==> 03-21: inputs <==
## tt_um_control_top
module tt_um_control_top #(
  parameter ADDRW = 24,
  parameter OPCODEW = 2,
  parameter REQ_QDEPTH = 4,
  parameter COMP_QDEPTH = 4
  ) (
    input  wire       ena,       
    input  wire       clk,       
    input  wire       rst_n,     
    input  wire [7:0] ui_in, 
    output wire [7:0] uo_out, 
    input  wire [7:0] uio_in,     
    output wire [7:0] uio_out, 
    output wire [7:0] uio_oe      
);
make LEC_CHECK=0 ABC_AREA=1 CAP_MARGIN=20 CELL_PAD_IN_SITES_DETAIL_PLACEMENT=1 CELL_PAD_IN_SITES_GLOBAL_PLACEMENT=3 CORE_ASPECT_RATIO=1.87 CORE_MARGIN=2 CORE_UTILIZATION=40 CTS_CLUSTER_SIZE=98 GPL_TIMING_DRIVEN=0 HOLD_SLACK_MARGIN=0.19 MAX_ROUTING_LAYER=met4 PLACE_DENSITY_LB_ADDON=0.3 SETUP_SLACK_MARGIN=2.92 SLEW_MARGIN=20 TNS_END_PERCENT=65 finish   # period 10.0 ns
run.sh (not shown) runs the stock make flow with config.mk's settings and CLKGATE_MAP_FILE=.
==> 06-17 (differences from 03-21) <==
==> flow/config.mk (replaced) <==
export PLATFORM = sky130hd
export DESIGN_NAME = tt_um_control_top
export DESIGN_NICKNAME = tt_um_control_top
export VERILOG_FILES = /design/flow/design.v
export SDC_FILE = /design/flow/constraint.sdc
export NUM_CORES = 4
export LEC_CHECK = 0
export CAP_MARGIN = 20
export CORE_ASPECT_RATIO = 0.7
export CORE_MARGIN = 2
export CORE_UTILIZATION = 71
export PLACE_DENSITY = 0.37
export SLEW_MARGIN = 20
==> flow/constraint.sdc (replaced) <==
create_clock -name core_clock -period 9.82 [get_ports {clk}]
set_input_delay 1.9640 -clock core_clock [delete_from_list [all_inputs] [get_ports {clk}]]
set_output_delay 1.9640 -clock core_clock [all_outputs]
set_load 0.01 [all_outputs]
==> 02-02 (differences from 03-21) <==
==> flow/config.mk (replaced) <==
export PLATFORM = sky130hd
export DESIGN_NAME = tt_um_control_top
export DESIGN_NICKNAME = tt_um_control_top
export VERILOG_FILES = /design/flow/design.v
export SDC_FILE = /design/flow/constraint.sdc
export NUM_CORES = 4
export LEC_CHECK = 0
export CAP_MARGIN = 20
export CORE_MARGIN = 2
export CORE_UTILIZATION = 70
export CTS_CLUSTER_SIZE = 23
export SLEW_MARGIN = 20
==> flow/constraint.sdc (replaced) <==
create_clock -name core_clock -period 3.26 [get_ports {clk}]
set_input_delay 0.6520 -clock core_clock [delete_from_list [all_inputs] [get_ports {clk}]]
set_output_delay 0.6520 -clock core_clock [all_outputs]
set_load 0.01 [all_outputs]
==> flow_summary_export.csv <==
group,metric,value,unit
worst_setup_path,cp_num_cells,12,
worst_setup_path,endpoint,"uo_out[4]",
pwr,switching_share,0.359,
grt,grt_use_met2,0.521,
pwr,comb_power,3.01,mW
finish,seq_share,0.517,
run_status,outcome,"finished clean",
synth,ys_cells,4326,
worst_setup_path,rr_endpoint,"aes_fsm_inst.r_req_data[45]",
The numbers above come from 03-21.

==> flow_summary_export.csv <==
group,metric,value,unit
finish,seq_share,0.550,
worst_setup_path,endpoint,"uo_out[4]",
synth,ys_cells,2784,
synth,synthTopCellsByArea,"dfrtp_1 52%, mux2_2 9.2%, edfxtp_1 8.0%, mux2_1 5.8%, a222oi_1 3.9%",
worst_setup_path,rr_endpoint,"req_queue_inst.aesQueue[3][45]",
grt,grt_use_met2,0.569,
run_status,outcome,"finished clean",
pwr,comb_power,6.26,mW
The numbers above come from 02-02.

==> flow_summary_export.csv <==
group,metric,value,unit
run_status,outcome,"finished clean",
worst_setup_path,cp_num_cells,8,
finish,seq_share,0.562,
pwr,switching_share,0.323,
synth,ys_cells,2784,
pwr,comb_power,1.93,mW
worst_setup_path,endpoint,"uo_out[5]",
The numbers above come from 06-17.


==> inputs of exp/lagoon <==
Starting RTL as in the previous note.
Settings: LEC_CHECK=0, ABC_AREA=1, CAP_MARGIN=20, CELL_PAD_IN_SITES_DETAIL_PLACEMENT=1, CELL_PAD_IN_SITES_GLOBAL_PLACEMENT=0, CORE_MARGIN=9, CORE_UTILIZATION=47, GPL_ROUTABILITY_DRIVEN=0, MIN_ROUTING_LAYER=met2, PLACE_DENSITY_LB_ADDON=0.28, SETUP_SLACK_MARGIN=0.88, SLEW_MARGIN=35; clock period 7.96 ns.
==> inputs of exp/delta, as changes to exp/lagoon <==
Settings changed: ABC_AREA 1 to not set, CELL_PAD_IN_SITES_DETAIL_PLACEMENT 1 to not set, CELL_PAD_IN_SITES_GLOBAL_PLACEMENT 0 to not set, CORE_MARGIN 9 to 2, CORE_UTILIZATION 47 to 65, GPL_ROUTABILITY_DRIVEN 0 to not set, MIN_ROUTING_LAYER met2 to not set, PLACE_DENSITY_LB_ADDON 0.28 to not set, SETUP_SLACK_MARGIN 0.88 to not set, SLEW_MARGIN 35 to 20.
==> flow/constraint.sdc (replaced) <==
create_clock -name core_clock -period 4.49 [get_ports {clk}]
set_input_delay 0.8980 -clock core_clock [delete_from_list [all_inputs] [get_ports {clk}]]
set_output_delay 0.8980 -clock core_clock [all_outputs]
set_load 0.01 [all_outputs]
==> inputs of exp/onyx, as changes to exp/lagoon <==
Settings changed: ABC_AREA 1 to not set, CELL_PAD_IN_SITES_DETAIL_PLACEMENT 1 to not set, CELL_PAD_IN_SITES_GLOBAL_PLACEMENT 0 to not set, CORE_MARGIN 9 to 2, CORE_UTILIZATION 47 to 70, CTS_CLUSTER_DIAMETER set to 54, CTS_CLUSTER_SIZE set to 49, GPL_ROUTABILITY_DRIVEN 0 to not set, MIN_ROUTING_LAYER met2 to not set, PLACE_DENSITY_LB_ADDON 0.28 to not set, SETUP_SLACK_MARGIN 0.88 to 0.9, SLEW_MARGIN 35 to 20.
==> flow/constraint.sdc (replaced) <==
create_clock -name core_clock -period 3.33 [get_ports {clk}]
set_input_delay 0.6660 -clock core_clock [delete_from_list [all_inputs] [get_ports {clk}]]
set_output_delay 0.6660 -clock core_clock [all_outputs]
set_load 0.01 [all_outputs]
==> inputs of exp/umber, as changes to exp/lagoon <==
Settings changed: CELL_PAD_IN_SITES_DETAIL_PLACEMENT 1 to not set, CELL_PAD_IN_SITES_GLOBAL_PLACEMENT 0 to not set, CORE_MARGIN 9 to 2, CORE_UTILIZATION 47 to 72, GPL_ROUTABILITY_DRIVEN 0 to not set, MIN_ROUTING_LAYER met2 to not set, PLACE_DENSITY_LB_ADDON 0.28 to not set, SETUP_SLACK_MARGIN 0.88 to 0.31, SLEW_MARGIN 35 to 20.
==> flow/constraint.sdc (replaced) <==
create_clock -name core_clock -period 3.27 [get_ports {clk}]
set_input_delay 0.6540 -clock core_clock [delete_from_list [all_inputs] [get_ports {clk}]]
set_output_delay 0.6540 -clock core_clock [all_outputs]
set_load 0.01 [all_outputs]
==> notes.md <==
run results: outcome timing/DRC/antenna clean, total sequential power 13400 uW, Logic area 12780 um^2, post-layout utilization of the core 80.58%, clock-pin slew on the worst setup and hold paths 0.06 ns, Worst path top cell family by delay simple AND/OR/NAND/NOR gates, post-layout power 32080 uW, mean post-synth cell area 8.668 um^2, critical path capture point uo_out[1], largest fanout of any net on the critical path 7, site row count 83
the above is filed under exp/umber

==> notes.md <==
run results: outcome timing/DRC/antenna clean, post-layout utilization of the core 71.80%, Worst path top cell family by delay AND-OR/OR-AND gates, mean post-synth cell area 12.88 um^2, critical path capture point uio_out[6], clock-pin slew on the worst setup and hold paths 0.06 ns
the above is filed under exp/delta

==> notes.md <==
run results: outcome timing/DRC/antenna clean, Logic area 12980 um^2, Crit path top cell by count sky130_fd_sc_hd__buf_6, post-layout power 26020 uW, mean post-synth cell area 12.88 um^2, clock-pin slew on the worst setup and hold paths 0.10 ns, largest fanout of any net on the critical path 6, Synth Seq Share 61.12%, depth of the worst register-to-register path 8, final non-filler cell area 39570 um^2, Worst path top cell family by delay simple AND/OR/NAND/NOR gates, site row count 82
the above is filed under exp/onyx

==> notes.md <==
run results: outcome timing/DRC/antenna clean, mean post-synth cell area 8.668 um^2, mux share of post-synthesis cell area 0%, post-layout power 14000 uW, clock-pin slew on the worst setup and hold paths 0.06 ns, total sequential power 5580 uW, count of vias placed by the detailed router 43550, Logic area 12700 um^2, synthesized netlist cell count 4326, critical path capture point uo_out[6], first-pass GRT wire length 198500 um, Yosys chip area 37500 um^2, Worst path top cell family by delay buffers and inverters
the above is filed under exp/lagoon


==> 03-14 <==
tt_um_control_top again, from the RTL that the note above started with.
Settings: LEC_CHECK=0, ABC_AREA=1, CAP_MARGIN=20, CORE_MARGIN=2, CORE_UTILIZATION=72, CTS_CLUSTER_DIAMETER=396, CTS_CLUSTER_SIZE=14, HOLD_SLACK_MARGIN=-0.09, PLACE_DENSITY_LB_ADDON=0.04, SETUP_SLACK_MARGIN=0.9, SLEW_MARGIN=40; clock period 3.33 ns.
==> inputs of 10-09, as changes to 03-14 <==
Settings changed: ABC_AREA 1 to not set, CORE_UTILIZATION 72 to 37, CTS_CLUSTER_DIAMETER 396 to not set, CTS_CLUSTER_SIZE 14 to not set, HOLD_SLACK_MARGIN -0.09 to not set, PLACE_DENSITY_LB_ADDON 0.04 to not set, SETUP_SLACK_MARGIN 0.9 to not set, SLEW_MARGIN 40 to 20.
==> flow/constraint.sdc (replaced) <==
create_clock -name core_clock -period 5.86 [get_ports {clk}]
set_input_delay 1.1720 -clock core_clock [delete_from_list [all_inputs] [get_ports {clk}]]
set_output_delay 1.1720 -clock core_clock [all_outputs]
set_load 0.01 [all_outputs]
==> inputs of 11-01, as changes to 03-14 <==
Settings changed: CTS_CLUSTER_DIAMETER 396 to 397, CTS_CLUSTER_SIZE 14 to 10, HOLD_SLACK_MARGIN -0.09 to not set, PLACE_DENSITY_LB_ADDON 0.04 to not set, SETUP_SLACK_MARGIN 0.9 to 0.96, SLEW_MARGIN 40 to 20.
==> flow/constraint.sdc (replaced) <==
create_clock -name core_clock -period 3.27 [get_ports {clk}]
set_input_delay 0.6540 -clock core_clock [delete_from_list [all_inputs] [get_ports {clk}]]
set_output_delay 0.6540 -clock core_clock [all_outputs]
set_load 0.01 [all_outputs]
==> notes <==
- Worst setup slack: 11-01 < 03-14 < 10-09.
- The highest clock power belongs to 11-01, the lowest to 10-09.
- Wire length: 10-09 < 03-14 < 11-01.
- First-iteration DRC count: 10-09 is smaller than 11-01 (about 40%).
- Against 10-09, the clock-buffer cell count of 11-01 is higher by 7.
- The lowest total power belongs to 10-09, the highest to 11-01.
- Of 10-09 and 03-14, 10-09 has the higher register-to-register slack (gap 1900 ps).
- Between 10-09 and 11-01, the lower non-clock buffer count is in 10-09 (gap 91).
- Critical path depth: 11-01 > 03-14 > 10-09.
- 03-14 finished but failed the layout checks on hold timing. 10-09 completed with no timing, DRC or antenna violations. 11-01 completed with no timing, DRC or antenna violations.
- Via count, highest first: 11-01, 03-14, 10-09.
- Clock skew, lowest first: 10-09, 11-01, 03-14.
==> figures <==
| quantity | 11-01 | 10-09 | 03-14 |
|---|---|---|---|
| OpenROAD warning count | 67 | 56 | 62 |
| Share of the final layout cell area in sequential cells | 0.524 | 0.545 | 0.535 |
| Fin nets | 4332 | 2788 | 4293 |
| Leakage power | 20.0 nW | 18.6 nW | 19.6 nW |
| Ratio of final minimum period to clock period | 0.913 | 0.869 | 0.854 |
| Number of signal-net buffers in the layout | 162 | 71 | 148 |
| Longest individual stage delay on the worst path | 400 ps | 740 ps | 390 ps |
| P_sw | 11.2 mW | 5.03 mW | 10.4 mW |
| Comb_multi_in | 2723 | 1674 | 2723 |
| Outcome | complete, no violations | complete, no violations | failed layout checks |
| Layout check failures | - | - | hold timing |
| Worst Clk Skew | 23.2 ps | 21.4 ps | 35.7 ps |
| Area of the die | 53900 um2 | 99400 um2 | 53900 um2 |
| Synth-to-Final Area Change | 11.5% | 12.1% | 9.19% |
| Worst R2R Path Depth | 8 | 5 | 7 |
| Power attributed to sequential cells | 13.4 mW | 6.67 mW | 13.2 mW |
| Finished layout cell area | 41800 um2 | 40200 um2 | 40900 um2 |
| Top Layer Used | met5 | met4 | met4 |
| Clock buffers | 141 | 134 | 102 |
| Initial antenna violation count | 2 | 0 | 0 |
| Resized Gates After CTS | 137 | 0 | 128 |
| Pre-CTS setup slack | 330 ps | 1520 ps | 307 ps |
| Chip height | 232 um | 315 um | 232 um |
| Number of tap instances | 680 | 1276 | 680 |
Power and IR drop assume default switching activity.
